==> design.v <==
`timescale 1ns / 1ps
module fixed_point_linear #(
    parameter INTEGER_W = 16,
    parameter FRACTIONAL_W = 16,
    parameter VALUE_OG_WIDTH = INTEGER_W + FRACTIONAL_W,
    parameter K_WIDTH = 32,  
    parameter B_WIDTH = INTEGER_W + FRACTIONAL_W,
    parameter VALUE_OUT_WIDTH = INTEGER_W + FRACTIONAL_W,
    parameter MULT_RESULT_WIDTH = VALUE_OG_WIDTH + K_WIDTH
) (
    input  logic clk,
    input  logic rst_n,
    input  logic signed [VALUE_OG_WIDTH-1:0] value_og,
    input  logic signed [K_WIDTH-1:0] k,
    input  logic signed [B_WIDTH-1:0] b,
    input  logic                      valid_i,
    output logic                      ready_o,
    input  logic                      ready_i,
    output logic                      valid_o,
    output logic signed [VALUE_OUT_WIDTH-1:0] value_out
);
    logic signed [VALUE_OG_WIDTH-1:0] value_og_reg;
    logic signed [K_WIDTH-1:0] k_reg;
    logic signed [B_WIDTH-1:0] b_reg;
    logic signed [MULT_RESULT_WIDTH-1:0] multiplication_reg;
    logic signed [MULT_RESULT_WIDTH-1:0] scaled_mult_reg;
    logic signed [VALUE_OUT_WIDTH-1:0] value_out_reg;
    logic valid_stage1, valid_stage2, valid_stage3, valid_stage4;
    logic signed [MULT_RESULT_WIDTH-1:0] multiplication;
    logic signed [MULT_RESULT_WIDTH-1:0] scaled_mult;
    logic signed [MULT_RESULT_WIDTH-1:0] addition;
    logic signed [VALUE_OUT_WIDTH-1:0] max_positive;
    logic signed [VALUE_OUT_WIDTH-1:0] max_negative;
    assign ready_o = ~valid_stage1 || (valid_stage1 && ready_i);
    always_ff @(posedge clk) begin
        if (!rst_n) begin
            value_og_reg <= '0;
            k_reg <= '0;
            b_reg <= '0;
            valid_stage1 <= 1'b0;
        end else begin
            if (ready_o) begin  
                value_og_reg <= value_og;
                k_reg <= k;
                b_reg <= b;
                valid_stage1 <= valid_i;
            end
        end
    end
    always_ff @(posedge clk) begin
        if (!rst_n) begin
            multiplication_reg <= '0;
            valid_stage2 <= 1'b0;
        end else begin
            if (valid_stage1) begin  
                multiplication_reg <= value_og_reg * k_reg;
                valid_stage2 <= valid_stage1;
            end else begin
                valid_stage2 <= 1'b0;
            end
        end
    end
    assign multiplication = multiplication_reg;
    always_ff @(posedge clk) begin
        if (!rst_n) begin
            scaled_mult_reg <= '0;
            valid_stage3 <= 1'b0;
        end else begin
            if (valid_stage2) begin  
                scaled_mult_reg <= multiplication >>> FRACTIONAL_W;  
                valid_stage3 <= valid_stage2;
            end else begin
                valid_stage3 <= 1'b0;
            end
        end
    end
    assign scaled_mult = scaled_mult_reg;
    always_ff @(posedge clk) begin
        if (!rst_n) begin
            value_out_reg <= '0;
            valid_stage4 <= 1'b0;
        end else begin
            if (valid_stage3) begin  
                addition = scaled_mult + {{(MULT_RESULT_WIDTH-B_WIDTH){b_reg[B_WIDTH-1]}}, b_reg};
                max_positive = (1 << (VALUE_OUT_WIDTH-1)) - 1;   
                max_negative = -(1 << (VALUE_OUT_WIDTH-1));      
                if ($signed(addition) > $signed(max_positive)) begin
                    value_out_reg <= max_positive;
                end else if ($signed(addition) < $signed(1'b0)) begin
                    value_out_reg <= 0;
                end else begin
                    value_out_reg <= addition[VALUE_OUT_WIDTH-1:0];
                end
                valid_stage4 <= valid_stage3;
            end else begin
                valid_stage4 <= 1'b0;
            end
        end
    end
    always_ff @(posedge clk) begin
        if (!rst_n) begin
            valid_o <= 1'b0;
            value_out <= '0;
        end else begin
            if (ready_i) begin  
                valid_o <= valid_stage4;
                value_out <= value_out_reg;
            end
        end
    end
endmodule
`timescale 1ns / 1ps
module fifo #(
    parameter DATA_WIDTH = 32,
    parameter DEPTH = 16,
    parameter START_NUMBER = 0
)(
    input  logic clk,
    input  logic reset_n,
    output  logic [DATA_WIDTH-1:0] s_axis_tdata,
    output  logic s_axis_tvalid,
    input logic s_axis_tready,
    input logic [DATA_WIDTH-1:0] m_axis_tdata,
    input logic m_axis_tvalid,
    output  logic m_axis_tready
);
    logic [DATA_WIDTH-1:0] mem [0:DEPTH-1];
    logic [$clog2(DEPTH)-1:0] wr_ptr;
    logic [$clog2(DEPTH)-1:0] rd_ptr;
    logic [$clog2(DEPTH):0] count;
    logic full, empty;
    assign full = (count == DEPTH);
    assign empty = (count == 0);
    assign m_axis_tready = !full;  
    assign s_axis_tvalid = (!empty);
    always_ff @(posedge clk or negedge reset_n) begin
        if (!reset_n) begin
            wr_ptr <= 0;
            rd_ptr <= 0;
            count <= START_NUMBER;
            s_axis_tdata <= 0;
        end else begin
            if (m_axis_tvalid && m_axis_tready) begin
                mem[wr_ptr] <= m_axis_tdata;
                wr_ptr <= (wr_ptr == DEPTH-1) ? 0 : wr_ptr + 1;
            end
            if (s_axis_tvalid && s_axis_tready ) begin
                s_axis_tdata <= mem[rd_ptr];
                rd_ptr <= (rd_ptr == DEPTH-1) ? 0 : rd_ptr + 1;
            end
            case ({m_axis_tvalid && m_axis_tready, s_axis_tvalid && s_axis_tready})
                2'b01: count <= count - 1;   
                2'b10: count <= count + 1;   
                2'b11: count <= count;       
                default: ;                   
            endcase
        end
    end
endmodule
`timescale 1ns / 1ps
module parallel_DAC #(     
    parameter FIFO_DEPTH = 4,
    parameter DATA_WIDTH = 32,
    parameter START_NUMBER = 4       
)(
    input logic      in_clk,
    input logic      in_reset,
    input logic      in_sdo, 
    input logic [DATA_WIDTH-1:0] in_data,
    input logic      valid, 
    output logic      ready,
    output logic     out_sclk,
    output logic     out_ss,
    output logic     out_sdio,
    output logic     out_busy,
    output logic        sel_1_0,
    output logic        sel_1_1,
    output logic        sel_2_0,
    output logic        sel_2_1,
    output logic        AS2_r,
    output logic [15:0] out_data
);
    logic      in_start;
    logic [5:0] timer;
    logic sclk, sclk_buf;
    logic sdio, ss, busy;
    logic [15:0] dout;
    logic [7:0] counter_data;
    logic [3:0] timer_sclk;
    logic [5:0] timer_delay;
    logic [15:0] data;
    logic sclk_pos; assign sclk_pos = ~sclk_buf & sclk;
    logic sclk_neg; assign sclk_neg = ~sclk & sclk_buf;
    logic     data_went;
    assign data [15:0] = in_data[15:0];
    assign out_sdio = sdio;
    assign out_sclk = sclk;
    assign out_ss = ss;
    assign out_busy = busy;
    logic [2:0] sel_r;
    logic block;
    always_ff @(posedge in_clk or negedge in_reset) begin
        if(!in_reset) begin
            timer_sclk <= 4'd0;
        end else begin
            timer_sclk <= (in_start && (timer_sclk < 4'd5)) ? 
                         timer_sclk + 1 : 4'd0;
        end
    end
    always_ff @(posedge in_clk or negedge in_reset) begin
        if(!in_reset) begin
            in_start <= 'd0;
        end else if (valid && ready ) begin
            in_start <= 1'b1;
        end else if (timer_delay == 6'd30 )
            in_start <= 'd0;
    end
    always_ff @(posedge in_clk or negedge in_reset) begin
        if(!in_reset) begin
            out_data <= 'd0;
        end else if (in_start) begin
            if (timer_delay == 6'd29) begin
                out_data <= data;
            end 
        end
    end
    always_ff @(posedge in_clk or negedge in_reset) begin
        if(!in_reset) begin
            sclk <= 1'b1;
        end else begin
            if(in_start) begin
                if(timer_sclk == 4'd4 && counter_data != 8'd16) 
                    sclk <= ~sclk;
                else if(counter_data == 8'd16) 
                    sclk <= 1'b1;
            end else begin
                sclk <= 1'b1;
            end
        end
    end
    always_ff @(posedge in_clk or negedge in_reset) begin
        if(!in_reset) begin
            sclk_buf <= 1'b1;
        end else begin
            sclk_buf <= sclk;
        end
    end
    always_ff @(posedge in_clk or negedge in_reset) begin
        if(!in_reset) begin
            counter_data <= 8'd0;
        end else begin
            if(in_start) begin
                if(sclk_pos && (counter_data < 8'd16)) 
                    counter_data <= counter_data + 1;
                else if( !in_start)
                    counter_data <= 8'd0;
            end else begin
                counter_data <= 8'd0;
            end
        end
    end
    always_ff @(posedge in_clk or negedge in_reset) begin
        if(!in_reset) begin
            dout <= 16'd0;
            block <= 0;
        end else begin
            if(in_start && !block) begin
                if(counter_data == 8'd0) begin
                    dout <= in_data[31:16];
                end else if((counter_data > 0) && (counter_data < 16) && sclk_neg) begin
                    dout <= {dout[14:0], 1'b0};
                end else if(counter_data == 16)
                 block <= 1'b1;   
            end else if (!in_start) begin
                block <= 1'b0;
            end
        end
    end
        always_comb begin
        if(!in_reset) begin
            ready <= 1'b0;
        end else begin
            if (valid && !in_start) begin
                ready <= 1'b1;
            end else  begin
                ready <= 1'b0;
            end
        end
    end
    always_ff @(posedge in_clk or negedge in_reset) begin
        if(!in_reset) begin
            sdio <= 1'b0;
        end else begin
            sdio <= (in_start) ? dout[15] : 1'b0;
        end
    end
    always_ff @(posedge in_clk or negedge in_reset) begin
        if(!in_reset) begin
            timer_delay <= 6'd0;
        end else begin
            if(in_start) begin
                if((counter_data == 8'd16) && (timer_delay < 6'd30)) 
                    timer_delay <= timer_delay + 1;
                else if(counter_data != 8'd16) 
                    timer_delay <= 6'd0;
            end else begin
                timer_delay <= 6'd0;
            end
        end
    end
    always_ff @(posedge in_clk or negedge in_reset) begin
        if(!in_reset) begin
            ss <= 1'b1;
        end else begin
            ss <= (busy) ? 1'b0 : 1'b1;
        end
    end
    always_ff @(posedge in_clk or negedge in_reset) begin
        if(!in_reset) begin
            busy <= 1'b0;
            data_went <= 1'b0; 
        end else begin
            if( in_start) begin
                busy <= (timer_delay != 6'd30);          
                data_went <= (timer_delay == 6'd29); 
            end else begin
                busy <= 1'b0;
            end
        end
    end
     always_ff @(posedge in_clk) begin
    if (!in_reset) begin
        sel_r <= 'b0;
        AS2_r <= 1'b0;
    end else if (data_went) begin
            sel_r<=sel_r + 1'b1;
       end else if(sel_r == 3'b010) begin
            AS2_r <= 1'b1;
        end else if(sel_r == 3'b100) begin
            sel_r <= 'b0;
            AS2_r <= 1'b0;
        end
end
assign sel_1_0 = (sel_r == 3'b001);
assign sel_1_1 = (sel_r == 3'b010);
assign sel_2_0 = (sel_r == 3'b011);
assign sel_2_1 = (sel_r == 3'b100);
endmodule
`timescale 1ns / 1ps
module top#(       
    parameter FIFO_DEPTH = 16,
    parameter DATA_WIDTH = 32,
    parameter START_NUMBER = 0    
)(
    input  logic        GCLK,
    input  logic        OTG_RESETN,
    input  logic [DATA_WIDTH-1:0] wdatax,
    input  logic [DATA_WIDTH-1:0] wdatay,
    input  logic        validx,
    input  logic        validy,
    input  logic [DATA_WIDTH-1:0] kx_u,
    input  logic [DATA_WIDTH-1:0] bx_u,
    input  logic [DATA_WIDTH-1:0] kx_c,
    input  logic [DATA_WIDTH-1:0] bx_c,
    input  logic [DATA_WIDTH-1:0] ky_u,
    input  logic [DATA_WIDTH-1:0] by_u,
    input  logic [DATA_WIDTH-1:0] ky_c,
    input  logic [DATA_WIDTH-1:0] by_c,
    output logic        sel_1_0,
    output logic        sel_1_1,
    output logic        sel_2_0,
    output logic        sel_2_1,
    output logic        AS2_r,
    output  logic       wready,
    output logic        JB1,
    output logic        JB2,
    output logic        JB3,
    output logic        JB4,
    output logic        JB7,
    output logic        JB8,
    output logic        JB9,
    output logic        JB10,
    output logic        JA1,
    output logic        JA2,
    output logic        JA3,
    output logic        JA4,
    output logic        JA7,
    output logic        JA8,
    output logic        JA9,
    output logic        JA10,
    output logic        JC1_N,
    output logic        JC1_P,
        input logic        JC2_N,
    output logic        JC2_P,
    output logic        JC3_P
);
 assign JC1_P = 1'b0;
 logic [31:0]  in_data;
 logic  in_valid;
 logic in_ready;
    logic                  u_ready;
    logic                  u_valid;
    logic [DATA_WIDTH-1:0] u_data;
    logic                  c_ready;
    logic                  c_valid;
    logic [DATA_WIDTH-1:0] c_data;  
    logic [DATA_WIDTH-1:0] k_u;
    logic [DATA_WIDTH-1:0] b_u;
    logic [DATA_WIDTH-1:0] k_c;
    logic [DATA_WIDTH-1:0] b_c;
    logic [DATA_WIDTH-1:0] wdata;
    logic  wvalid;
    logic  store_valid;
    logic  done; 
always_ff @(posedge GCLK or negedge OTG_RESETN) begin
    if (!OTG_RESETN) begin
        store_valid <= 1'b0;
        done<= 1'b0;
    end else begin
        if (validx && validy) begin
            store_valid <= validy;
            done <= validy;
        end else if (!validx && !validy && u_valid) begin
            done <= store_valid;
            store_valid <=1'b0;
        end
    end
end
always_ff @(posedge GCLK or negedge OTG_RESETN) begin
        if (!OTG_RESETN) begin
        wdata <= '0;
        k_u <= '0;
        b_u <= '0;
        k_c <= '0;
        b_c <= '0;
        wvalid <= 1'b0;
    end else if (validx) begin
        wdata <= wdatax;
        k_u <= kx_u;
        b_u <= bx_u;
        wvalid <= validx;
    end else if (u_valid) begin
        if (store_valid) begin
            wdata <= wdatay;
            k_u <= ky_u;
            b_u <= by_u;
            k_c <= kx_c;
            b_c <= bx_c;
            wvalid <= u_valid;
        end else if (done) begin
            k_c <= ky_c;
            b_c <= by_c;
        end
    end else begin
        wdata <= '0;
        wvalid <= 1'b0;
    end
end
parallel_DAC #(
    .FIFO_DEPTH(FIFO_DEPTH),
    .DATA_WIDTH(DATA_WIDTH),
    .START_NUMBER(START_NUMBER)
)dac_inst (
    .in_clk(GCLK),
    .in_reset(OTG_RESETN),
    .in_sdo(JC2_N), 
    .in_data(in_data),
    .out_sclk(JC2_P),
    .out_ss(JC1_N),
    .out_sdio(JC3_P),
    .out_busy(),
    .AS2_r(AS2_r),
    .valid(in_valid), 
    .sel_1_0(sel_1_0),
    .sel_1_1(sel_1_1),
    .sel_2_0(sel_2_0),
    .sel_2_1(sel_2_1),
    .ready(in_ready),
    .out_data({JA1,JA2,JA3,JA4,JA7,JA8,JA9,JA10,JB1,JB2,JB3,JB4,JB7,JB8,JB9,JB10})
);
    fifo #(
        .DATA_WIDTH(DATA_WIDTH),
        .DEPTH(FIFO_DEPTH)
    ) fifo_inst (
        .clk(GCLK),
        .reset_n(OTG_RESETN),
        .s_axis_tdata(in_data),
        .s_axis_tvalid(in_valid),
        .s_axis_tready(in_ready),
        .m_axis_tdata({wdata[31:16],c_data[31:16]}),
        .m_axis_tvalid(c_valid),
        .m_axis_tready(c_ready)
    );
fixed_point_linear mult_u (
    .clk(GCLK),
    .rst_n(OTG_RESETN),
    .value_og({wdata[15:0],16'b0}),
    .k(k_u),
    .b(b_u),
    .valid_i(wvalid),
    .ready_o(wready),
    .ready_i(u_ready),
    .valid_o(u_valid),
    .value_out(u_data)
);
fixed_point_linear mult_code (
    .clk(GCLK),
    .rst_n(OTG_RESETN),
    .value_og(u_data),
    .k(k_c),
    .b(b_c),
    .valid_i(u_valid),
    .ready_o(u_ready),
    .ready_i(c_ready),
    .valid_o(c_valid),
    .value_out(c_data)
);
endmodule
==> run.sh <==
#!/bin/bash
# the make line also repeats each setting of config.mk as NAME=value (left out here)
make -C /OpenROAD-flow-scripts/flow DESIGN_CONFIG=/design/flow/config.mk WORK_HOME=/design/flow/orfs CLKGATE_MAP_FILE= finish
==> config.mk <==
export PLATFORM = sky130hd
export DESIGN_NAME = top
export DESIGN_NICKNAME = top
export VERILOG_FILES = /design/flow/design.v
export SDC_FILE = /design/flow/constraint.sdc
export NUM_CORES = 4
export LEC_CHECK = 0
export CAP_MARGIN = 35
export CELL_PAD_IN_SITES_DETAIL_PLACEMENT = 0
export CELL_PAD_IN_SITES_GLOBAL_PLACEMENT = 2
export CORE_ASPECT_RATIO = 1.51
export CORE_MARGIN = 6
export CORE_UTILIZATION = 43
export CTS_CLUSTER_DIAMETER = 242
export CTS_CLUSTER_SIZE = 10
export GPL_ROUTABILITY_DRIVEN = 1
export GPL_TIMING_DRIVEN = 1
export MIN_ROUTING_LAYER = met1
export PLACE_DENSITY_LB_ADDON = 0.29
export SETUP_SLACK_MARGIN = 1.69
export SLEW_MARGIN = 35
==> constraint.sdc <==
create_clock -name core_clock -period 16.0 [get_ports {GCLK}]
set_input_delay 3.2000 -clock core_clock [delete_from_list [all_inputs] [get_ports {GCLK}]]
set_output_delay 3.2000 -clock core_clock [all_outputs]
set_load 0.01 [all_outputs]
==> GITHUB_STEP_SUMMARY, run 1 <==
## PnR job results

| Metric | Value |
|---|---|
| Detailed Place HPWL | `225.9 mm` |
| Combinational share of power | `24.7%` |
| Synthesized area per cell | `10.12 µm²` |
| Clock Tree Buf Depth | `4` |
| Core area | `240600 µm²` |
| CTS tree | `built` |
| Post-Layout Cell Count | `13590` |
| Final wirelength | `308.4 mm` |
| Post-route cell area | `115200 µm²` |
| Worst Hold Path EP | `dac_inst.ss` |
| Pleak | `0.05004 µW` |
| First-pass GRT wire length | `474.5 mm` |
| Setup Slack @ Placement | `5459 ps` |
| Maximum vdd drop | `101.7 µV` |
| Post-CTS Setup Inserts | `0` |
| Internal power | `6140 µW` |
| Worst Setup EP | `mult_code.multiplication_reg[60]` |
| Crit-path most repeated cell | `fa_1` |
| Worst-margin pin slew | `969.9 ps` |
| FF-to-FF End | `mult_code.multiplication_reg[60]` |
| ANT nets after route | `0` |
| Most instantiated cells after synthesis | `fa_1, nand2_1, inv_1, and2_1, clkbuf_1` |
| Yosys aoi share | `8.528%` |
| Synth top area share | `30.11%` |
| Number of global-route vias before repair | `80410` |
| Inserted Clock Buffers | `151` |
| Period minus WS final | `10490 ps` |
| H-tree levels | `4` |
| CTS Root Cell | `clkbuf_16` |
| Post-Syn Instances | `10310` |
| Die area | `255000 µm²` |
| GPL Wtd Cong | `0.8646` |
| Hold Violations, Final | `0` |
| Iter 0 DRT Violations | `3713` |
| Via count | `73240` |
| Sequential element share of the synthesized area | `30.27%` |
| Top cells by area | `fa_1, edfxtp_1, dfxtp_1, dfrtp_1, nand2_1` |
| Yosys Chip Area | `104400 µm²` |
| Worst Setup End Kind | `flop` |
| Largest stage delay, worst path | `1000 ps` |
| Ys Warns | `5` |
| FP Rows | `221` |
| XOR/XNOR Area Share | `1.569%` |
| Reg power frac | `41.2%` |
| Total sequential power | `3750 µW` |
| Final WS setup | `5513 ps` |
| CP Launch Point | `mult_code.k_reg[2]` |
| Comb power | `2250 µW` |
| Clock power frac | `34.1%` |
| Hold WC Path Type | `reg -> reg` |
| Unique cell types | `93` |
| Clk. pwr | `3110 µW` |
| Syn nets | `12620` |
| Initial antenna violation count | `14` |
| Nets@finish | `12680` |
| Placed inst area | `110900 µm²` |
| Log Warnings | `50` |
| Startpoint types | `flop` |
| Clk latency of the worst-skew pair | `820 ps` |
| Switch share | `32.67%` |
| Final period util | `65.54%` |
| Yosys cell count | `10310` |
| Drt first pass iters | `5` |
| Unrepaired setup endpoints after global routing | `false` |
| Pins Over Slew Limit | `0` |
| Post-Syn Area | `104400 µm²` |
| Pwr Density | `79.19 nW/µm²` |
| DRC Markers | `0` |
| Status | `complete, no violations` |
| Largest delay share family, worst path | `adder cells` |
| Post-synth ARST share | `21.18%` |
| Port Buffers | `348` |
| TNS Setup | `0 ps` |
| CP bufs+invs | `6` |
| EDFF count, synth | `512` |
| Max_slew headroom | `33.49%` |
| Clock sink count | `1256` |
| Highest clock rate | `95.36 MHz` |
| Reg2reg start | `mult_code.k_reg[2]` |
| Height of the die | `617.5 µm` |
| Hold_ws | `350.4 ps` |
| Drt wl/cell | `22.69 µm` |
| # placed instances | `13340` |
| Simple share | `13.53%` |
| Reg2reg setup slack | `5510 ps` |
| Largest family of logic cells by area | `adder cells` |
| I/O pin cnt | `351` |
| Synth mux share | `3.512%` |
| Top pwr grp | `registers` |
| Hold buffer count at cts | `0` |
| Area delta synth->final | `10.33%` |
| Seq cells post-synth | `1256` |
| Overflow after GRT | `0` |
| Post-CTS Resized | `0` |
| Clock Skews | `73.52 ps` |
| Hold Crit Start | `dac_inst.busy` |
| Cell taking the most area after synthesis | `fa_1` |
| Psw | `2980 µW` |
| Starting Density | `43.39%` |
| Data required, critical path | `16610 ps` |
| CP max stage cell | `fa_1` |
| Cell with the most instances after synthesis | `fa_1` |
| Die width | `413.0 µm` |
| DR vias/cell | `5.388` |
| Critical path type | `reg -> reg` |
| WHS Path Cells | `1` |
| Pin count of the biggest net entering global routing | `115` |
| Most common reg cell | `edfxtp_1` |
| Cell depth of the worst setup path | `26` |
| Reg2Reg Depth | `26` |
| # Max-Cap Violations | `0` |
| Clock-pin slew on the worst setup and hold paths | `80 ps` |
| Total GRT Usage | `24.09%` |
| Endpoints failing setup | `0` |
| Yosys adder share | `35.08%` |
| Crit path arrival time | `11100 ps` |
| Worst-path maximum fanout | `18` |
## stage by stage
| step | power [µW] | util, % |
|---|---|---|
| 6_report | 9120 | 47.87 |
| 5_1_grt | 9564 | 47.87 |
| 4_1_cts | 9232 | 47.86 |
| 3_5_place_dp | 6088 | 46.10 |
| 3_3_place_gp | 6043 | 46.10 |
| 2_1_floorplan | 5155 | - |
## layer usage
layer  global-route usage, %  wire [µm]
met2                   45.55     164700
met1                   27.05     111800
met3                   2.845      15540
met4                   10.67      16320
met5                       0         11
## cell type report
class / count / area (µm²)
diodes: 3 / 7.507
repair buffers: 499 / 4651
inverters: 1482 / 5570
well taps: 3122 / 3906
clock inverters: 4 / 35.03
flip-flops and latches: 1256 / 31650
fillers: 22570 / 125400
multi-input cells: 6982 / 65160
clock buffers: 245 / 4195
==> inputs of run 2 (changes only) <==
- CAP_MARGIN: 35 -> 25
- CELL_PAD_IN_SITES_DETAIL_PLACEMENT: 0 -> default
- CELL_PAD_IN_SITES_GLOBAL_PLACEMENT: 2 -> default
- CORE_ASPECT_RATIO: 1.51 -> 0.67
- CORE_MARGIN: 6 -> 2
- CORE_UTILIZATION: 43 -> 63
- CTS_CLUSTER_DIAMETER: 242 -> default
- CTS_CLUSTER_SIZE: 10 -> default
- GPL_TIMING_DRIVEN: 1 -> 0
- MAX_ROUTING_LAYER: default -> met5
- MIN_ROUTING_LAYER: met1 -> default
- PLACE_DENSITY_LB_ADDON: 0.29 -> 0.28
- SETUP_SLACK_MARGIN: 1.69 -> default
- SLEW_MARGIN: 35 -> 5
- clock period: 16.0 -> 11.8 ns (I/O delays scaled with it)
==> run 2 against run 1 <==
Effect of this change:
- hold slack gained 23 ps
- sequential power is 36% higher
- synthesized area unchanged
- critical path depth unchanged
- setup slack got worse by 4200 ps
- highest routed layer unchanged
- sequential share of layout area decreased by 0.33 points
- final cell count shrank 2.8%
- total power is 39% higher
- largest cell class unchanged
- wire length grew 23%
- clock-buffer cell count is 92 lower
- still clean on timing, DRC and antenna
- critical endpoint is now mult_code.multiplication_reg[54]
- final area rose by 1.1%
- critical path type unchanged
==> GITHUB_STEP_SUMMARY, run 2 <==
## PnR job results

| Metric | Value |
|---|---|
| Internal power | `8111 µW (was 6140 µW)` |
| Post-CTS Setup Inserts | `0 (unchanged)` |
| Top cells by area | `fa_1, edfxtp_1, dfxtp_1, dfrtp_1, nand2_1 (unchanged)` |
| Drt wl/cell | `28.63 µm (was 22.69 µm)` |
| Unique cell types | `93 (unchanged)` |
| Endpoints failing setup | `0 (unchanged)` |
| Hold Crit Start | `dac_inst.busy (unchanged)` |
| Reg power frac | `40.3% (was 41.2%)` |
| Max_slew headroom | `14.01% (was 33.49%)` |
| Via count | `83070 (was 73240)` |
| Total GRT Usage | `45.11% (was 24.09%)` |
| Combinational Area | `65070 µm² (was 65160 µm²)` |
| Die area | `169000 µm² (was 255000 µm²)` |
| Comb power | `3590 µW (was 2250 µW)` |
| Final cell utilization of the core | `70.61% (was 47.87%)` |
| Fill count | `12250 (was 22570)` |
| Final wirelength | `378.1 mm (was 308.4 mm)` |
| Combinational share of power | `28.4% (was 24.7%)` |
| Synthesized area per cell | `10.12 µm² (unchanged)` |
| Simple share | `13.53% (unchanged)` |
| ANT nets after route | `0 (unchanged)` |
| Largest family of logic cells by area | `adder cells (unchanged)` |
| Iter 0 DRT Violations | `11430 (was 3713)` |
| Worst-path maximum fanout | `10 (was 18)` |
| Seq cells post-synth | `1256 (unchanged)` |
| DR vias/cell | `6.290 (was 5.388)` |
| Ys Warns | `5 (unchanged)` |
| Clock power frac | `31.4% (was 34.1%)` |
| First-pass GRT wire length | `547.9 mm (was 474.5 mm)` |
| FF+latch area | `31600 µm² (was 31650 µm²)` |
| # placed instances | `12920 (was 13340)` |
| Worst Hold Path EP | `dac_inst.ss (unchanged)` |
| Die width | `501.3 µm (was 413.0 µm)` |
| Psw | `4529 µW (was 2980 µW)` |
| Pin count of the biggest net entering global routing | `103 (was 115)` |
| Worst-margin pin slew | `1290 ps (was 969.9 ps)` |
| DRC Markers | `0 (unchanged)` |
| Overflow after GRT | `0 (unchanged)` |
| Post-synth ARST share | `21.18% (unchanged)` |
| XOR/XNOR Area Share | `1.569% (unchanged)` |
| Cell depth of the worst setup path | `26 (unchanged)` |
| WHS Path Cells | `1 (unchanged)` |
| Final WS setup | `1336 ps (was 5513 ps)` |
| Reg2reg start | `mult_code.value_og_reg[11] (was mult_code.k_reg[2])` |
| Reg2reg setup slack | `1340 ps (was 5510 ps)` |
| Highest clock rate | `95.57 MHz (was 95.36 MHz)` |
| Most instantiated cells after synthesis | `fa_1, nand2_1, inv_1, and2_1, clkbuf_1 (unchanged)` |
| Drt first pass iters | `12 (was 5)` |
| Post-Syn Area | `104400 µm² (unchanged)` |
| Period minus WS final | `10460 ps (was 10490 ps)` |
| Tot Pwr | `12640 µW (was 9120 µW)` |
| Area delta synth->final | `11.51% (was 10.33%)` |
| Maximum vdd drop | `141.7 µV (was 101.7 µV)` |
| Data required, critical path | `12440 ps (was 16610 ps)` |
| CTS Root Cell | `clkbuf_16 (unchanged)` |
| Post-route cell area | `116400 µm² (was 115200 µm²)` |
| Yosys adder share | `35.08% (unchanged)` |
| Yosys aoi share | `8.528% (unchanged)` |
| Height of the die | `337.2 µm (was 617.5 µm)` |
| FF-to-FF End | `mult_code.multiplication_reg[54] (was mult_code.multiplication_reg[60])` |
| Placed inst area | `112000 µm² (was 110900 µm²)` |
| Initial antenna violation count | `45 (was 14)` |
| Yosys cell count | `10310 (unchanged)` |
| Crit path arrival time | `11100 ps (about the same)` |
| Top pwr grp | `registers (unchanged)` |
| Reg2Reg Depth | `26 (unchanged)` |
| Cell with the most instances after synthesis | `fa_1 (unchanged)` |
| Post-Syn Instances | `10310 (unchanged)` |
| Clock Skews | `101.5 ps (was 73.52 ps)` |
| Most common reg cell | `edfxtp_1 (unchanged)` |
| Worst Setup EP | `mult_code.multiplication_reg[54] (was mult_code.multiplication_reg[60])` |
| Synth top area share | `30.11% (unchanged)` |
| Clk. pwr | `3960 µW (was 3110 µW)` |
| Clock-pin slew on the worst setup and hold paths | `70 ps (was 80 ps)` |
| Inserted Clock Buffers | `115 (was 151)` |
| Pwr Density | `108.6 nW/µm² (was 79.19 nW/µm²)` |
| CP Launch Point | `mult_code.value_og_reg[11] (was mult_code.k_reg[2])` |
| Largest delay share family, worst path | `adder cells (unchanged)` |
| Total sequential power | `5090 µW (was 3750 µW)` |
| Number of global-route vias before repair | `82510 (was 80410)` |
| CP max stage cell | `dfxtp_1 (was fa_1)` |
| Nets@finish | `13200 (was 12680)` |
| Final period util | `88.67% (was 65.54%)` |
| Port Buffers | `348 (unchanged)` |
| # Max-Cap Violations | `0 (unchanged)` |
| Pleak | `0.05062 µW (was 0.05004 µW)` |
| Log Warnings | `52 (was 50)` |
| Clock Tree Buf Depth | `3 (was 4)` |
| Hold WC Path Type | `reg -> reg (unchanged)` |
| I/O pin cnt | `351 (unchanged)` |
| Clock sink count | `1256 (unchanged)` |
| Post-CTS Resized | `0 (unchanged)` |
| H-tree levels | `3 (was 4)` |
| Yosys Chip Area | `104400 µm² (unchanged)` |
| Detailed Place HPWL | `302.8 mm (was 225.9 mm)` |
| Unrepaired setup endpoints after global routing | `false (unchanged)` |
| Syn nets | `12620 (unchanged)` |
| GPL Wtd Cong | `1.200 (was 0.8646)` |
| EDFF count, synth | `512 (unchanged)` |
| Critical path type | `reg -> reg (unchanged)` |
| Worst Setup End Kind | `flop (unchanged)` |
| Largest stage delay, worst path | `960 ps (was 1000 ps)` |
| Hold buffer count at cts | `0 (unchanged)` |
| Hold Violations, Final | `0 (unchanged)` |
| Pins Over Slew Limit | `0 (unchanged)` |
| Switch share | `35.83% (was 32.67%)` |
| FP Rows | `122 (was 221)` |
| Starting Density | `63.32% (was 43.39%)` |
| Status | `complete, no violations (unchanged)` |
| Startpoint types | `flop (unchanged)` |
| Cell taking the most area after synthesis | `fa_1 (unchanged)` |
| Setup Slack @ Placement | `1848 ps (was 5459 ps)` |
| Core area | `164900 µm² (was 240600 µm²)` |
| Clk latency of the worst-skew pair | `840 ps (was 820 ps)` |
| Sequential element share of the synthesized area | `30.27% (unchanged)` |
| Crit-path most repeated cell | `fa_1 (unchanged)` |
| Post-Layout Cell Count | `13210 (was 13590)` |
| CP bufs+invs | `5 (was 6)` |
| Synth mux share | `3.512% (unchanged)` |
| CTS tree | `built (unchanged)` |
run 2: area by class of cell:
class / count / share of cell area, %
Antenna cell: 47 / 0.1010
Buffer: 591 / 1.951
Clock buffer: 153 / 2.701
Clock inverter: 66 / 0.6911
Inverter: 1482 / 4.779
Multi-Input combinational cell: 6982 / 55.90
Sequential cell: 1256 / 27.15
Tap cell: 2170 / 2.332
Timing Repair Buffer: 459 / 4.395
run 2: per-layer routing:
layer | share of wire [%] | up-vias | global-route usage [%]
met5 | 0.61 | - | 5.408
met4 | 4.2 | 59 | 14.87
li1 | - | 34080 | -
met2 | 38 | 6541 | 57.64
met1 | 38 | 41370 | 62.74
met3 | 19 | 1014 | 26.51
run 2: metrics by stage:
step | setup TNS (ps) | hold WS (ps)
3_5_place_dp | 0 | 360.7
3_3_place_gp | -5923820 | 368.3
6_report | 0 | 373.5
4_1_cts | 0 | 363.8
2_1_floorplan | 0 | 336.7
5_1_grt | 0 | 402.4
==> inputs of run 3 (changes only) <==
- ABC_AREA: default -> 1
- CAP_MARGIN: 25 -> 35
- CORE_ASPECT_RATIO: 0.67 -> default
- CORE_UTILIZATION: 63 -> 72
- CTS_CLUSTER_DIAMETER: default -> 267
- CTS_CLUSTER_SIZE: default -> 14
- GPL_ROUTABILITY_DRIVEN: 1 -> default
- GPL_TIMING_DRIVEN: 0 -> default
- MAX_ROUTING_LAYER: met5 -> met4
- MIN_ROUTING_LAYER: default -> met1
- PLACE_DENSITY_LB_ADDON: 0.28 -> 0.15
- SETUP_SLACK_MARGIN: default -> 1.69
- SLEW_MARGIN: 5 -> 35
- clock period: 11.8 -> 8.34 ns (I/O delays scaled with it)
==> run 3 against run 2 <==
Effect of this change:
- the flow now stops in global routing (5_1_grt)
- die area down 7.9%
- synthesized cell count up 25%
- synthesized area up 5.2%
==> GITHUB_STEP_SUMMARY, run 3 <==
### Yosys + OpenROAD results

| Metric | Value |
|---|---|
| Top cells by area | `fa_1, edfxtp_1, inv_1, nand2_1, dfxtp_1 (was fa_1, edfxtp_1, dfxtp_1, dfrtp_1, nand2_1)` |
| Height of the die | `394.6 µm (was 337.2 µm)` |
| Clock Tree Buf Depth | `3 (unchanged)` |
| Overflow after GRT | `366` |
| Cell with the most instances after synthesis | `inv_1 (was fa_1)` |
| EDFF count, synth | `512 (unchanged)` |
| Yosys adder share | `33.34% (was 35.08%)` |
| Post-Syn Instances | `12930 (was 10310)` |
| Seq cells post-synth | `1256 (unchanged)` |
| XOR/XNOR Area Share | `1.062% (was 1.569%)` |
| First Err | `[ERROR GRT-0232] Routing congestion too high. Check the congestion heatmap in the GUI.` |
| Synth mux share | `0.08200% (was 3.512%)` |
| Ys Warns | `5 (unchanged)` |
| Die width | `394.6 µm (was 501.3 µm)` |
| Clock sink count | `1256 (unchanged)` |
| Largest family of logic cells by area | `adder cells (unchanged)` |
| Cell taking the most area after synthesis | `fa_1 (unchanged)` |
| Hold buffer count at cts | `0 (unchanged)` |
| Failed at | `global routing (5_1_grt)` |
| Synth top area share | `28.61% (was 30.11%)` |
| Port Buffers | `348 (unchanged)` |
| Yosys aoi share | `9.303% (was 8.528%)` |
| Status | `stopped before the end (was complete, no violations)` |
| I/O pin cnt | `351 (unchanged)` |
| Post-synth ARST share | `21.18% (unchanged)` |
| FP Rows | `143 (was 122)` |
| Total GRT Usage | `67.54%` |
| Post-Syn Area | `109900 µm² (was 104400 µm²)` |
| Detailed Place HPWL | `268.7 mm (was 302.8 mm)` |
| Syn nets | `15240 (was 12620)` |
| Core area | `151700 µm² (was 164900 µm²)` |
| Most instantiated cells after synthesis | `inv_1, nand2_1, fa_1, nor2_1, o21ai_0 (was fa_1, nand2_1, inv_1, and2_1, clkbuf_1)` |
| Most common reg cell | `edfxtp_1 (unchanged)` |
| Unique cell types | `65 (was 93)` |
| Synthesized area per cell | `8.497 µm² (was 10.12 µm²)` |
| Sequential element share of the synthesized area | `28.77% (was 30.27%)` |
| Yosys cell count | `12930 (was 10310)` |
| GPL Wtd Cong | `1.045 (was 1.200)` |
| Inserted Clock Buffers | `99 (was 115)` |
| Starting Density | `72.40% (was 63.32%)` |
| CTS Root Cell | `clkbuf_16 (unchanged)` |
| Simple share | `15.55% (was 13.53%)` |
| Die area | `155700 µm² (was 169000 µm²)` |
| H-tree levels | `3 (unchanged)` |
| Yosys Chip Area | `109900 µm² (was 104400 µm²)` |
[run 3: layer usage]
metal	GRT usage, %	GRT overflow
met3	45.52	37
met2	85.62	183
met1	70.55	47
met4	57.46	99
met5	-	-
[run 3: timing repair]
action	4_1_cts
resized	659
pin swaps	234
cloned	19
setup endpoints to repair	73
setup buffers	155
endpoints found under the hold margin	0
[run 3: metrics by stage]
step	worst slack, ps	total power (µW)	std cells	cell area (µm²)
2_1_floorplan	1472	9357	12930	110000
3_3_place_gp	387.4	10710	14880	115600
3_5_place_dp	432.8	10880	14880	115700
4_1_cts	1218	15870	15230	123000
==> inputs of run 4 (changes only) <==
- CAP_MARGIN: 35 -> 20
- CTS_CLUSTER_DIAMETER: 267 -> 44
- CTS_CLUSTER_SIZE: 14 -> 40
- HOLD_SLACK_MARGIN: default -> 0.29
- MAX_ROUTING_LAYER: met4 -> default
- MIN_ROUTING_LAYER: met1 -> default
- PLACE_DENSITY_LB_ADDON: 0.15 -> 0.24
- SETUP_SLACK_MARGIN: 1.69 -> 1.51
- SLEW_MARGIN: 35 -> 20
- clock period: 8.34 -> 6.56 ns (I/O delays scaled with it)
==> run 4 against run 3 <==
Effect of this change:
- die area did not move
- synthesized area did not move
- the flow again stops in global routing (5_1_grt)
- synthesized cell count did not move
==> GITHUB_STEP_SUMMARY, run 4 <==
### Yosys + OpenROAD results

| Metric | Value |
|---|---|
| Ys Warns | `5 (unchanged)` |
| Synth mux share | `0.08200% (unchanged)` |
| Detailed Place HPWL | `285.0 mm (was 268.7 mm)` |
| Top cells by area | `fa_1, edfxtp_1, inv_1, nand2_1, dfxtp_1 (unchanged)` |
| Syn nets | `15240 (unchanged)` |
| Seq cells post-synth | `1256 (unchanged)` |
| Sequential element share of the synthesized area | `28.77% (unchanged)` |
| Hold buffer count at cts | `0 (unchanged)` |
| Post-synth ARST share | `21.18% (unchanged)` |
| Post-Syn Area | `109900 µm² (unchanged)` |
| Synth top area share | `28.61% (unchanged)` |
| Yosys adder share | `33.34% (unchanged)` |
| Most instantiated cells after synthesis | `inv_1, nand2_1, fa_1, nor2_1, o21ai_0 (unchanged)` |
| CTS Root Cell | `clkbuf_16 (unchanged)` |
| Starting Density | `72.40% (unchanged)` |
| Port Buffers | `348 (unchanged)` |
| Overflow after GRT | `226` |
| GPL Wtd Cong | `1.024 (was 1.045)` |
| Most common reg cell | `edfxtp_1 (unchanged)` |
| EDFF count, synth | `512 (unchanged)` |
| H-tree levels | `4 (was 3)` |
| Core area | `151700 µm² (unchanged)` |
| Die area | `155700 µm² (unchanged)` |
| Synthesized area per cell | `8.497 µm² (unchanged)` |
| Largest family of logic cells by area | `adder cells (unchanged)` |
| Status | `stopped before the end (unchanged)` |
| Yosys aoi share | `9.303% (unchanged)` |
| Total GRT Usage | `66.08%` |
| Post-Syn Instances | `12930 (unchanged)` |
| Clock sink count | `1256 (unchanged)` |
| Cell with the most instances after synthesis | `inv_1 (unchanged)` |
| I/O pin cnt | `351 (unchanged)` |
| First Err | `[ERROR GRT-0116] Global routing finished with congestion. Check the congestion regions in the DRC Viewer. (was [ERROR GRT-0232] Routing congestion too high. Check the congestion heatmap in the GUI.)` |
| Yosys Chip Area | `109900 µm² (unchanged)` |
| FP Rows | `143 (unchanged)` |
| Clock Tree Buf Depth | `3 (unchanged)` |
| Inserted Clock Buffers | `134 (was 99)` |
| Yosys cell count | `12930 (unchanged)` |
| Failed at | `global routing (5_1_grt) (unchanged)` |
| Height of the die | `394.6 µm (unchanged)` |
| Cell taking the most area after synthesis | `fa_1 (unchanged)` |
| Setup Slack @ Placement | `-830.4 ps (was 432.8 ps)` |
| XOR/XNOR Area Share | `1.062% (unchanged)` |
| # placed instances | `15420 (was 14880)` |
| Unique cell types | `65 (unchanged)` |
| Simple share | `15.55% (unchanged)` |
| Die width | `394.6 µm (unchanged)` |
-- run 4: metrics by stage --
stage | instance area, µm² | hold slack, ps | utilization [%] | setup TNS (ps)
global placement | 121000 | 399.2 | 79.76 | -20840
detailed placement | 121000 | 403.2 | 79.76 | -27410
floorplan | 110800 | 336.7 | - | -2590
CTS | 129300 | 417.2 | 85.24 | -14560
-- run 4: what timing repair did --
item,in CTS
setup buffers,103
pin swaps,249
gates resized,632
hold endpoints to repair,0
endpoints found under the setup margin,88
cloned,8
-- run 4: metal layers --
metal / track usage, % / overflow
met1: 68.91 / 5
met3: 43.33 / 13
met5: 20.07 / 2
met2: 86.55 / 115
met4: 62.57 / 91
==> inputs of run 5 (changes only) <==
- ABC_AREA: 1 -> default
- CORE_UTILIZATION: 72 -> 39
- CTS_CLUSTER_DIAMETER: 44 -> default
- CTS_CLUSTER_SIZE: 40 -> default
- HOLD_SLACK_MARGIN: 0.29 -> default
- PLACE_DENSITY: default -> 0.6
- PLACE_DENSITY_LB_ADDON: 0.24 -> default
- SETUP_SLACK_MARGIN: 1.51 -> default
- clock period: 6.56 -> 9.53 ns (I/O delays scaled with it)
==> run 5 against run 4 <==
Effect of this change:
- now clean on timing, DRC and antenna
- synthesized cell count shrank 20%
- synthesized area shrank 5.0%
- die area grew 75%
==> GITHUB_STEP_SUMMARY, run 5 <==
## PnR job results

| Metric | Value |
|---|---|
| Placed inst area | `111800 µm² (was 121000 µm²)` |
| Post-Syn Instances | `10310 (was 12930)` |
| Syn nets | `12620 (was 15240)` |
| Total sequential power | `6320 µW` |
| Port Buffers | `348 (unchanged)` |
| Clock Skews | `77.80 ps` |
| Clock sink count | `1256 (unchanged)` |
| Pleak | `0.05075 µW` |
| Detailed Place HPWL | `206.9 mm (was 285.0 mm)` |
| First-pass GRT wire length | `445.6 mm` |
| Height of the die | `521.4 µm (was 394.6 µm)` |
| Most instantiated cells after synthesis | `fa_1, nand2_1, inv_1, and2_1, clkbuf_1 (was inv_1, nand2_1, fa_1, nor2_1, o21ai_0)` |
| Reg2reg start | `mult_code.value_og_reg[10]` |
| Cell taking the most area after synthesis | `fa_1 (unchanged)` |
| Sequential element share of the synthesized area | `30.27% (was 28.77%)` |
| Crit-path most repeated cell | `fa_1` |
| Cell with the most instances after synthesis | `fa_1 (was inv_1)` |
| Unrepaired setup endpoints after global routing | `false` |
| Top cells by area | `fa_1, edfxtp_1, dfxtp_1, dfrtp_1, nand2_1 (was fa_1, edfxtp_1, inv_1, nand2_1, dfxtp_1)` |
| Final wirelength | `282.7 mm` |
| Synth top area share | `30.11% (was 28.61%)` |
| Hold Violations, Final | `0` |
| Psw | `5085 µW` |
| Die width | `521.4 µm (was 394.6 µm)` |
| Pins Over Slew Limit | `0` |
| Period minus WS final | `9072 ps` |
| Data required, critical path | `10230 ps` |
| Simple share | `13.53% (was 15.55%)` |
| Drt first pass iters | `8` |
| XOR/XNOR Area Share | `1.569% (was 1.062%)` |
| CP Launch Point | `mult_code.value_og_reg[10]` |
| Hold Crit Start | `dac_inst.busy` |
| Combinational share of power | `23.2%` |
| Nets@finish | `12720` |
| Seq cells post-synth | `1256 (unchanged)` |
| Total GRT Usage | `20.92%` |
| Worst Setup EP | `mult_code.multiplication_reg[60]` |
| Worst Hold Path EP | `dac_inst.ss` |
| # Max-Cap Violations | `0` |
| Post-CTS Setup Inserts | `0 (was 103)` |
| Clock power frac | `36.9%` |
| Startpoint types | `flop` |
| Via count | `72790` |
| Inserted Clock Buffers | `143 (was 134)` |
| Switch share | `32.12%` |
| Most common reg cell | `edfxtp_1 (unchanged)` |
| H-tree levels | `4 (unchanged)` |
| Status | `complete, no violations (was stopped before the end)` |
| Unique cell types | `93 (was 65)` |
| Ys Warns | `5 (unchanged)` |
| WHS Path Cells | `1` |
| Area delta synth->final | `12.03%` |
| Clk. pwr | `5840 µW` |
| Largest stage delay, worst path | `980 ps` |
| CP bufs+invs | `5` |
| EDFF count, synth | `512 (unchanged)` |
| TNS Setup | `0 ps` |
| Yosys Chip Area | `104400 µm² (was 109900 µm²)` |
| FP Rows | `189 (was 143)` |
| Crit path arrival time | `9770 ps` |
| CTS Root Cell | `clkbuf_16 (unchanged)` |
| Overflow after GRT | `0` |
| Clock-pin slew on the worst setup and hold paths | `60 ps` |
| Final period util | `95.19%` |
| Worst-margin pin slew | `1151 ps` |
| Hold buffer count at cts | `0 (unchanged)` |
| Synthesized area per cell | `10.12 µm² (was 8.497 µm²)` |
| Starting Density | `39.27% (was 72.40%)` |
| Pwr Density | `135.4 nW/µm²` |
| Pin count of the biggest net entering global routing | `159` |
| Clk latency of the worst-skew pair | `820 ps` |
| Drt wl/cell | `20.09 µm` |
| Highest clock rate | `110.2 MHz` |
| Worst Setup End Kind | `flop` |
| Yosys cell count | `10310 (was 12930)` |
| I/O pin cnt | `351 (unchanged)` |
| DR vias/cell | `5.174` |
| Top pwr grp | `registers` |
| Yosys aoi share | `8.528% (was 9.303%)` |
| Internal power | `10740 µW` |
| Critical path type | `reg -> reg` |
| Yosys adder share | `35.08% (was 33.34%)` |
| Post-CTS Resized | `0 (was 632)` |
| Clock Tree Buf Depth | `3 (unchanged)` |
| Iter 0 DRT Violations | `4889` |
| Post-synth ARST share | `21.18% (unchanged)` |
| Worst-path maximum fanout | `14` |
| GPL Wtd Cong | `0.9017 (was 1.024)` |
| Comb power | `3670 µW` |
| Largest family of logic cells by area | `adder cells (unchanged)` |
| Number of global-route vias before repair | `77690` |
| Core area | `265800 µm² (was 151700 µm²)` |
| Fill count | `25060` |
| Die area | `271800 µm² (was 155700 µm²)` |
| CP max stage cell | `dfxtp_1` |
| Tot Pwr | `15830 µW` |
| CTS tree | `built` |
| Reg2Reg Depth | `27` |
| Reg power frac | `39.9%` |
| Log Warnings | `56` |
| Cell depth of the worst setup path | `27` |
| Maximum vdd drop | `144.8 µV` |
| Endpoints failing setup | `0` |
| Final cell utilization of the core | `44.00%` |
| Reg2reg setup slack | `460 ps` |
| Post-route cell area | `117000 µm²` |
| Initial antenna violation count | `8` |
| ANT nets after route | `0` |
| FF-to-FF End | `mult_code.multiplication_reg[60]` |
| Post-Syn Area | `104400 µm² (was 109900 µm²)` |
| DRC Markers | `0` |
| Synth mux share | `3.512% (was 0.08200%)` |
| Largest delay share family, worst path | `adder cells` |
| Hold WC Path Type | `reg -> reg` |
| Max_slew headroom | `23.15%` |
-- run 5: metrics by stage --
step	hold WS (ps)	cells	setup slack, ps
final	348.0	14070	458.4
after global routing	374.3	14070	9.853
after CTS	347.8	14070	499.1
after detailed placement	339.6	13800	552.6
after global placement	344.7	13800	509.4
after floorplan	336.7	10310	1727
-- run 5: layer usage --
layer / share of wire, % / wire length [µm] / vias to the layer above / global-route usage [%]
li1: - / - / 33060 / -
met1: 43 / 120800 / 37150 / 27.85
met2: 48 / 136700 / 2203 / 35.43
met3: 6.4 / 18210 / 385 / 3.298
met4: 2.5 / 7003 / 0 / 5.579
met5: 0 / 0 / - / 0
-- run 5: cell type report --
| type | instances | area, µm² | share of cell area, % |
|---|---|---|---|
| sequential | 1256 | 31630 | 27.05 |
| inverter | 1482 | 5570 | 4.763 |
| clock inverter | 84 | 1149 | 0.9821 |
| clock buffer | 183 | 3983 | 3.405 |
| multi-input combinational | 6982 | 65130 | 55.69 |
| tap | 3533 | 4420 | 3.780 |
| antenna | 3 | 7.507 | 0.006419 |
| timing repair buffer | 546 | 5064 | 4.330 |
==> inputs of run 6 (changes only) <==
- CAP_MARGIN: 20 -> 35
- CORE_UTILIZATION: 39 -> 72
- CTS_CLUSTER_DIAMETER: default -> 267
- CTS_CLUSTER_SIZE: default -> 14
- MIN_ROUTING_LAYER: default -> met1
- PLACE_DENSITY: 0.6 -> default
- PLACE_DENSITY_LB_ADDON: default -> 0.15
- SETUP_SLACK_MARGIN: default -> 1.69
- SLEW_MARGIN: 20 -> 35
- clock period: 9.53 -> 6.52 ns (I/O delays scaled with it)
==> run 6 against run 5 <==
Effect of this change:
- the layout now fails its checks (setup timing)
- first-iteration DRC count rose by 62%
- synthesized cell count did not move
- utilization rose by 39 points
- critical path depth rose by 5
- sequential share of layout area fell by 0.56 points
- final area rose by 2.4%
- final cell count fell by 8.4%
- sequential power rose by 44%
- fmax rose by 14%
- register-to-register slack got worse by 1900 ps
- synthesized area did not move
- critical endpoint is now mult_code.multiplication_reg[50]
==> GITHUB_STEP_SUMMARY, run 6 <==
## PnR job results

| Metric | Value |
|---|---|
| Worst Setup End Kind | `flop (unchanged)` |
| Sequential element share of the synthesized area | `30.27% (unchanged)` |
| Maximum vdd drop | `285.1 µV (was 144.8 µV)` |
| Clock Skews | `101.9 ps (was 77.80 ps)` |
| Hold WC Path Type | `reg -> reg (unchanged)` |
| Worst-margin pin slew | `911.2 ps (was 1151 ps)` |
| Hold Violations, Final | `0 (unchanged)` |
| # Max-Cap Violations | `0 (unchanged)` |
| EDFF count, synth | `512 (unchanged)` |
| Final period util | `121.5% (was 95.19%)` |
| FF-to-FF End | `mult_code.multiplication_reg[50] (was mult_code.multiplication_reg[60])` |
| Worst Setup EP | `mult_code.multiplication_reg[50] (was mult_code.multiplication_reg[60])` |
| Height of the die | `384.8 µm (was 521.4 µm)` |
| Internal power | `14160 µW (was 10740 µW)` |
| Overflow after GRT | `0 (unchanged)` |
| Final WS setup | `-1405 ps (was 458.4 ps)` |
| Total GRT Usage | `40.58% (was 20.92%)` |
| Detailed Place HPWL | `214.4 mm (was 206.9 mm)` |
| Reg2Reg Depth | `32 (was 27)` |
| Syn nets | `12620 (unchanged)` |
| Reg power frac | `42.4% (was 39.9%)` |
| Seq cells post-synth | `1256 (unchanged)` |
| Top pwr grp | `registers (unchanged)` |
| Synth mux share | `3.512% (unchanged)` |
| Unrepaired setup endpoints after global routing | `true (was false)` |
| Final wirelength | `298.0 mm (was 282.7 mm)` |
| Post-synth ARST share | `21.18% (unchanged)` |
| Placed inst area | `114700 µm² (was 111800 µm²)` |
| Initial antenna violation count | `5 (was 8)` |
| H-tree levels | `3 (was 4)` |
| Yosys adder share | `35.08% (unchanged)` |
| Setup Slack @ Placement | `-1512 ps (was 552.6 ps)` |
| Pin count of the biggest net entering global routing | `159 (unchanged)` |
| Clock power frac | `27.3% (was 36.9%)` |
| Most common reg cell | `edfxtp_1 (unchanged)` |
| Startpoint types | `flop (unchanged)` |
| Yosys aoi share | `8.528% (unchanged)` |
| FP Rows | `139 (was 189)` |
| Hold Crit Start | `dac_inst.sclk (was dac_inst.busy)` |
| Worst-path maximum fanout | `6 (was 14)` |
| Pwr Density | `179.9 nW/µm² (was 135.4 nW/µm²)` |
| Die width | `384.8 µm (was 521.4 µm)` |
| Clock-pin slew on the worst setup and hold paths | `80 ps (was 60 ps)` |
| Reg2reg setup slack | `-1400 ps (was 460 ps)` |
| Drt wl/cell | `23.12 µm (was 20.09 µm)` |
| CTS tree | `built (unchanged)` |
| Yosys Chip Area | `104400 µm² (unchanged)` |
| CP Launch Point | `mult_code.value_og_reg[14] (was mult_code.value_og_reg[10])` |
| Iter 0 DRT Violations | `7901 (was 4889)` |
| CP bufs+invs | `11 (was 5)` |
| Port Buffers | `348 (unchanged)` |
| Unique cell types | `93 (unchanged)` |
| Largest delay share family, worst path | `adder cells (unchanged)` |
| Status | `complete, but fails checks (was complete, no violations)` |
| Combinational share of power | `30.3% (was 23.2%)` |
| Comb power | `6530 µW (was 3670 µW)` |
| Starting Density | `72.58% (was 39.27%)` |
| XOR/XNOR Area Share | `1.569% (unchanged)` |
| Post-Syn Instances | `10310 (unchanged)` |
| Clk. pwr | `5880 µW (was 5840 µW)` |
| Ys Warns | `5 (unchanged)` |
| DR vias/cell | `6.184 (was 5.174)` |
| Crit-path most repeated cell | `fa_1 (unchanged)` |
| CP max stage cell | `fa_1 (was dfxtp_1)` |
| Data required, critical path | `7100 ps (was 10230 ps)` |
| Switch share | `34.28% (was 32.12%)` |
| WHS Path Cells | `0 (was 1)` |
| I/O pin cnt | `351 (unchanged)` |
| Clock sink count | `1256 (unchanged)` |
| Cell taking the most area after synthesis | `fa_1 (unchanged)` |
| Worst Hold Path EP | `dac_inst.sclk_buf (was dac_inst.ss)` |
| Cell depth of the worst setup path | `32 (was 27)` |
| Clock Tree Buf Depth | `3 (unchanged)` |
| Inserted Clock Buffers | `99 (was 143)` |
| Number of global-route vias before repair | `83950 (was 77690)` |
| Max_slew headroom | `39.05% (was 23.15%)` |
| Pins Over Slew Limit | `0 (unchanged)` |
| Drt first pass iters | `7 (was 8)` |
| Period minus WS final | `7925 ps (was 9072 ps)` |
| Nets@finish | `13220 (was 12720)` |
| Violated checks | `setup timing` |
| Largest stage delay, worst path | `580 ps (was 980 ps)` |
| Yosys cell count | `10310 (unchanged)` |
| Endpoints failing setup | `58 (was 0)` |
| Most instantiated cells after synthesis | `fa_1, nand2_1, inv_1, and2_1, clkbuf_1 (unchanged)` |
| Synth top area share | `30.11% (unchanged)` |
| Post-route cell area | `119800 µm² (was 117000 µm²)` |
| GPL Wtd Cong | `0.9769 (was 0.9017)` |
| First-pass GRT wire length | `461.7 mm (was 445.6 mm)` |
| Via count | `79700 (was 72790)` |
| Highest clock rate | `126.2 MHz (was 110.2 MHz)` |
| Log Warnings | `54 (was 56)` |
| Top cells by area | `fa_1, edfxtp_1, dfxtp_1, dfrtp_1, nand2_1 (unchanged)` |
| Largest family of logic cells by area | `adder cells (unchanged)` |
| CTS Root Cell | `clkbuf_16 (unchanged)` |
| Cell with the most instances after synthesis | `fa_1 (unchanged)` |
| ANT nets after route | `0 (unchanged)` |
| Die area | `148000 µm² (was 271800 µm²)` |
| Critical path type | `reg -> reg (unchanged)` |
| Core area | `143800 µm² (was 265800 µm²)` |
| Fill count | `7896 (was 25060)` |
| DRC Markers | `0 (unchanged)` |
| Psw | `7386 µW (was 5085 µW)` |
| Crit path arrival time | `8510 ps (was 9770 ps)` |
| Pleak | `0.05306 µW (was 0.05075 µW)` |
| Clk latency of the worst-skew pair | `780 ps (was 820 ps)` |
| Reg2reg start | `mult_code.value_og_reg[14] (was mult_code.value_og_reg[10])` |
| Synthesized area per cell | `10.12 µm² (unchanged)` |
| Simple share | `13.53% (unchanged)` |
| Total sequential power | `9130 µW (was 6320 µW)` |
| Post-Syn Area | `104400 µm² (unchanged)` |
| Area delta synth->final | `14.71% (was 12.03%)` |
run 6: final cells by class:
cell class	count	area (µm²)	area share [%]
Clock inverter	7	210.2	0.1755
Sequential cell	1256	31720	26.49
Inverter	1482	5587	4.665
Multi-Input combinational cell	6982	66510	55.54
Tap cell	1903	2381	1.988
Clock buffer	167	2754	2.300
Antenna cell	2	5.005	0.004179
Timing Repair Buffer	1089	10580	8.838
run 6: timing repair:
action                     in CTS  in global routing
resized                       152                124
setup endpoints to repair     100                 99
pin swaps                     106                128
hold buffers                    0                  0
gates cloned                    4                  5
buffers inserted               45                 34
run 6: routing by layer:
| metal | GRT usage (%) | part of all wire [%] | wire length [µm] | vias up |
|---|---|---|---|---|
| met3 | 8.429 | 11 | 32300 | 1158 |
| met1 | 52.43 | 36 | 106100 | 39630 |
| met5 | 0 | 0.015 | 46 | - |
| met4 | 21.74 | 6.5 | 19480 | 6 |
| met2 | 65.08 | 47 | 140100 | 4894 |
| li1 | - | - | - | 34010 |
run 6: metrics by stage:
step / std cells / util [%] / hold WS (ps) / total power (µW) / setup TNS (ps)
floorplan: 10310 / - / 336.7 / 12780 / -8620
global placement: 12620 / 79.72 / 379.6 / 15030 / -31840
detailed placement: 12620 / 79.74 / 392.0 / 15320 / -41670
CTS: 12840 / 82.57 / 392.7 / 21250 / -35930
global route: 12890 / 83.25 / 409.2 / 22310 / -59170
finish: 12890 / 83.26 / 399.7 / 21540 / -47460
==> inputs of run 7 (changes only) <==
- CORE_UTILIZATION: 72 -> 68
- CTS_CLUSTER_SIZE: 14 -> 10
- clock period: 6.52 -> 7.86 ns (I/O delays scaled with it)
==> run 7 against run 6 <==
Effect of this change:
- the run now finishes clean
- register-to-register slack gained 1600 ps
- synthesized area is the same
- combinational power shrank 16%
- clock skew grew 1.4 ps
- total power shrank 10%
- clock-buffer cell count grew 58
- fmax grew 2.8%
- hold slack lost 24 ps
- critical path type unchanged
- largest power group unchanged
==> GITHUB_STEP_SUMMARY, run 7 <==
## PnR job results

| Metric | Value |
|---|---|
| Port Buffers | `348 (unchanged)` |
| Unique cell types | `93 (unchanged)` |
| Switch share | `33.81% (was 34.28%)` |
| Hold Violations, Final | `0 (unchanged)` |
| Status | `complete, no violations (was complete, but fails checks)` |
| Critical path type | `reg -> reg (unchanged)` |
| Synthesized area per cell | `10.12 µm² (unchanged)` |
| Pwr Density | `160.1 nW/µm² (was 179.9 nW/µm²)` |
| Most instantiated cells after synthesis | `fa_1, nand2_1, inv_1, and2_1, clkbuf_1 (unchanged)` |
| CTS tree | `built (unchanged)` |
| Crit path arrival time | `8420 ps (was 8510 ps)` |
| Routed wl met2 | `143.4 mm (was 140.1 mm)` |
| Clock power frac | `32.6% (was 27.3%)` |
| Final period util | `98.09% (was 121.5%)` |
| Clock sink count | `1256 (unchanged)` |
| Top cells by area | `fa_1, edfxtp_1, dfxtp_1, dfrtp_1, nand2_1 (unchanged)` |
| Via count | `79010 (was 79700)` |
| Post-Syn Instances | `10310 (unchanged)` |
| Cell taking the most area after synthesis | `fa_1 (unchanged)` |
| # Max-Cap Violations | `0 (unchanged)` |
| Area delta synth->final | `16.01% (was 14.71%)` |
| Final wirelength | `302.4 mm (was 298.0 mm)` |
| Core area | `152300 µm² (was 143800 µm²)` |
| Simple share | `13.53% (unchanged)` |
| Worst-path maximum fanout | `11 (was 6)` |
| Psw | `6555 µW (was 7386 µW)` |
| Reg2reg start | `mult_code.value_og_reg[9] (was mult_code.value_og_reg[14])` |
| Highest clock rate | `129.7 MHz (was 126.2 MHz)` |
| Overflow after GRT | `0 (unchanged)` |
| Clk latency of the worst-skew pair | `840 ps (was 780 ps)` |
| Hold Crit Start | `dac_inst.busy (was dac_inst.sclk)` |
| FF-to-FF End | `mult_code.multiplication_reg[51] (was mult_code.multiplication_reg[50])` |
| Clock Tree Buf Depth | `3 (unchanged)` |
| TNS Setup | `0 ps (was -47460 ps)` |
| Comb power | `5480 µW (was 6530 µW)` |
| Log Warnings | `54 (unchanged)` |
| First-pass GRT wire length | `463.0 mm (was 461.7 mm)` |
| Pins Over Slew Limit | `0 (unchanged)` |
| Clock-pin slew on the worst setup and hold paths | `70 ps (was 80 ps)` |
| Initial antenna violation count | `5 (unchanged)` |
| Yosys Chip Area | `104400 µm² (unchanged)` |
| FP Rows | `143 (was 139)` |
| Worst Hold Path EP | `dac_inst.ss (was dac_inst.sclk_buf)` |
| Max Used Layer | `met5 (unchanged)` |
| Internal power | `12830 µW (was 14160 µW)` |
| Synth top area share | `30.11% (unchanged)` |
| Inserted Clock Buffers | `143 (was 99)` |
| Syn nets | `12620 (unchanged)` |
| Fill count | `9173 (was 7896)` |
| Sequential element share of the synthesized area | `30.27% (unchanged)` |
| Endpoints failing setup | `0 (was 58)` |
| ANT nets after route | `0 (unchanged)` |
| Combinational share of power | `28.3% (was 30.3%)` |
| Largest stage delay, worst path | `590 ps (was 580 ps)` |
| Iter 0 DRT Violations | `8451 (was 7901)` |
| Clock Skews | `103.3 ps (was 101.9 ps)` |
| Data required, critical path | `8570 ps (was 7100 ps)` |
| Cell with the most instances after synthesis | `fa_1 (unchanged)` |
| CP bufs+invs | `11 (unchanged)` |
| Hold_ws | `375.3 ps (was 399.7 ps)` |
| Worst Setup EP | `mult_code.multiplication_reg[51] (was mult_code.multiplication_reg[50])` |
| Die width | `395.8 µm (was 384.8 µm)` |
| I/O pin cnt | `351 (unchanged)` |
| Startpoint types | `flop (unchanged)` |
| Crit-path most repeated cell | `fa_1 (unchanged)` |
| EDFF count, synth | `512 (unchanged)` |
| Seq cells post-synth | `1256 (unchanged)` |
| CTS Root Cell | `clkbuf_16 (unchanged)` |
| Unrepaired setup endpoints after global routing | `true (unchanged)` |
| Most common reg cell | `edfxtp_1 (unchanged)` |
| Clk. pwr | `6310 µW (was 5880 µW)` |
| Yosys cell count | `10310 (unchanged)` |
| Die area | `156700 µm² (was 148000 µm²)` |
| Max_slew headroom | `37.55% (was 39.05%)` |
| Largest family of logic cells by area | `adder cells (unchanged)` |
| Height of the die | `395.8 µm (was 384.8 µm)` |
| Yosys adder share | `35.08% (unchanged)` |
| Final cell utilization of the core | `79.54% (was 83.26%)` |
| Nets@finish | `13150 (was 13220)` |
| Reg2reg setup slack | `150 ps (was -1400 ps)` |
| Yosys aoi share | `8.528% (unchanged)` |
| Detailed Place HPWL | `207.3 mm (was 214.4 mm)` |
| Cell depth of the worst setup path | `32 (unchanged)` |
| DR vias/cell | `6.094 (was 6.184)` |
| Pin count of the biggest net entering global routing | `184 (was 159)` |
| Met3 wire len | `31.63 mm (was 32.30 mm)` |
| Ys Warns | `5 (unchanged)` |
| Drt wl/cell | `23.33 µm (was 23.12 µm)` |
| Total sequential power | `7590 µW (was 9130 µW)` |
| Worst Setup End Kind | `flop (unchanged)` |
| CP max stage cell | `fa_1 (unchanged)` |
| Drt first pass iters | `6 (was 7)` |
| Number of global-route vias before repair | `83160 (was 83950)` |
| Post-Syn Area | `104400 µm² (unchanged)` |
| Post-synth ARST share | `21.18% (unchanged)` |
| Total GRT Usage | `38.32% (was 40.58%)` |
| Worst-margin pin slew | `936.8 ps (was 911.2 ps)` |
| Reg2Reg Depth | `32 (unchanged)` |
| Pleak | `0.05319 µW (was 0.05306 µW)` |
| Hold WC Path Type | `reg -> reg (unchanged)` |
| Maximum vdd drop | `211.6 µV (was 285.1 µV)` |
| Reg power frac | `39.2% (was 42.4%)` |
| Met1 WL | `109.8 mm (was 106.1 mm)` |
| Starting Density | `68.56% (was 72.58%)` |
| Period minus WS final | `7710 ps (was 7925 ps)` |
| Largest delay share family, worst path | `adder cells (unchanged)` |
| WHS Path Cells | `1 (was 0)` |
| DRC Markers | `0 (unchanged)` |
| Synth mux share | `3.512% (unchanged)` |
| XOR/XNOR Area Share | `1.569% (unchanged)` |
| GPL Wtd Cong | `0.9437 (was 0.9769)` |
| H-tree levels | `4 (was 3)` |
| CP Launch Point | `mult_code.value_og_reg[9] (was mult_code.value_og_reg[14])` |
| Top pwr grp | `registers (unchanged)` |
run 7: repair_timing:
action,4_1_cts,5_1_grt
buffers inserted,145,42
cloned,6,5
hold buffers,0,0
pin swaps,168,173
resized,279,276
setup endpoints to repair,79,78
run 7: cell type report:
cell class / instances / area, µm² / area share (%)
sequential: 1256 / 31790 / 26.25
clock buffer: 225 / 3886 / 3.209
antenna: 3 / 7.507 / 0.006199
inverter: 1482 / 5582 / 4.609
multi-input combinational: 6982 / 67100 / 55.41
tap: 2030 / 2540 / 2.097
clock inverter: 16 / 480.5 / 0.3967
timing repair buffer: 970 / 9718 / 8.025
run 7: metrics by stage:
stage / instance area (µm²) / total power [µW] / instances / setup slack (ps)
after global placement: 112600 / 12300 / 12520 / 3.802
after CTS: 119400 / 19020 / 12910 / 177.0
after global routing: 121100 / 20080 / 12960 / -62.41
after detailed placement: 112600 / 12490 / 12520 / -192.9
final: 121100 / 19390 / 12960 / 150.5
after floorplan: 105300 / 10570 / 10310 / 450.2
run 7: layer usage:
metal,GRT usage [%],vias up
met5,0,-
met4,18.29,4
met3,7.340,1086
li1,-,33900
met2,62.11,4541
met1,50.11,39470
No activity file was given, so power comes from the tool's default toggle rates.
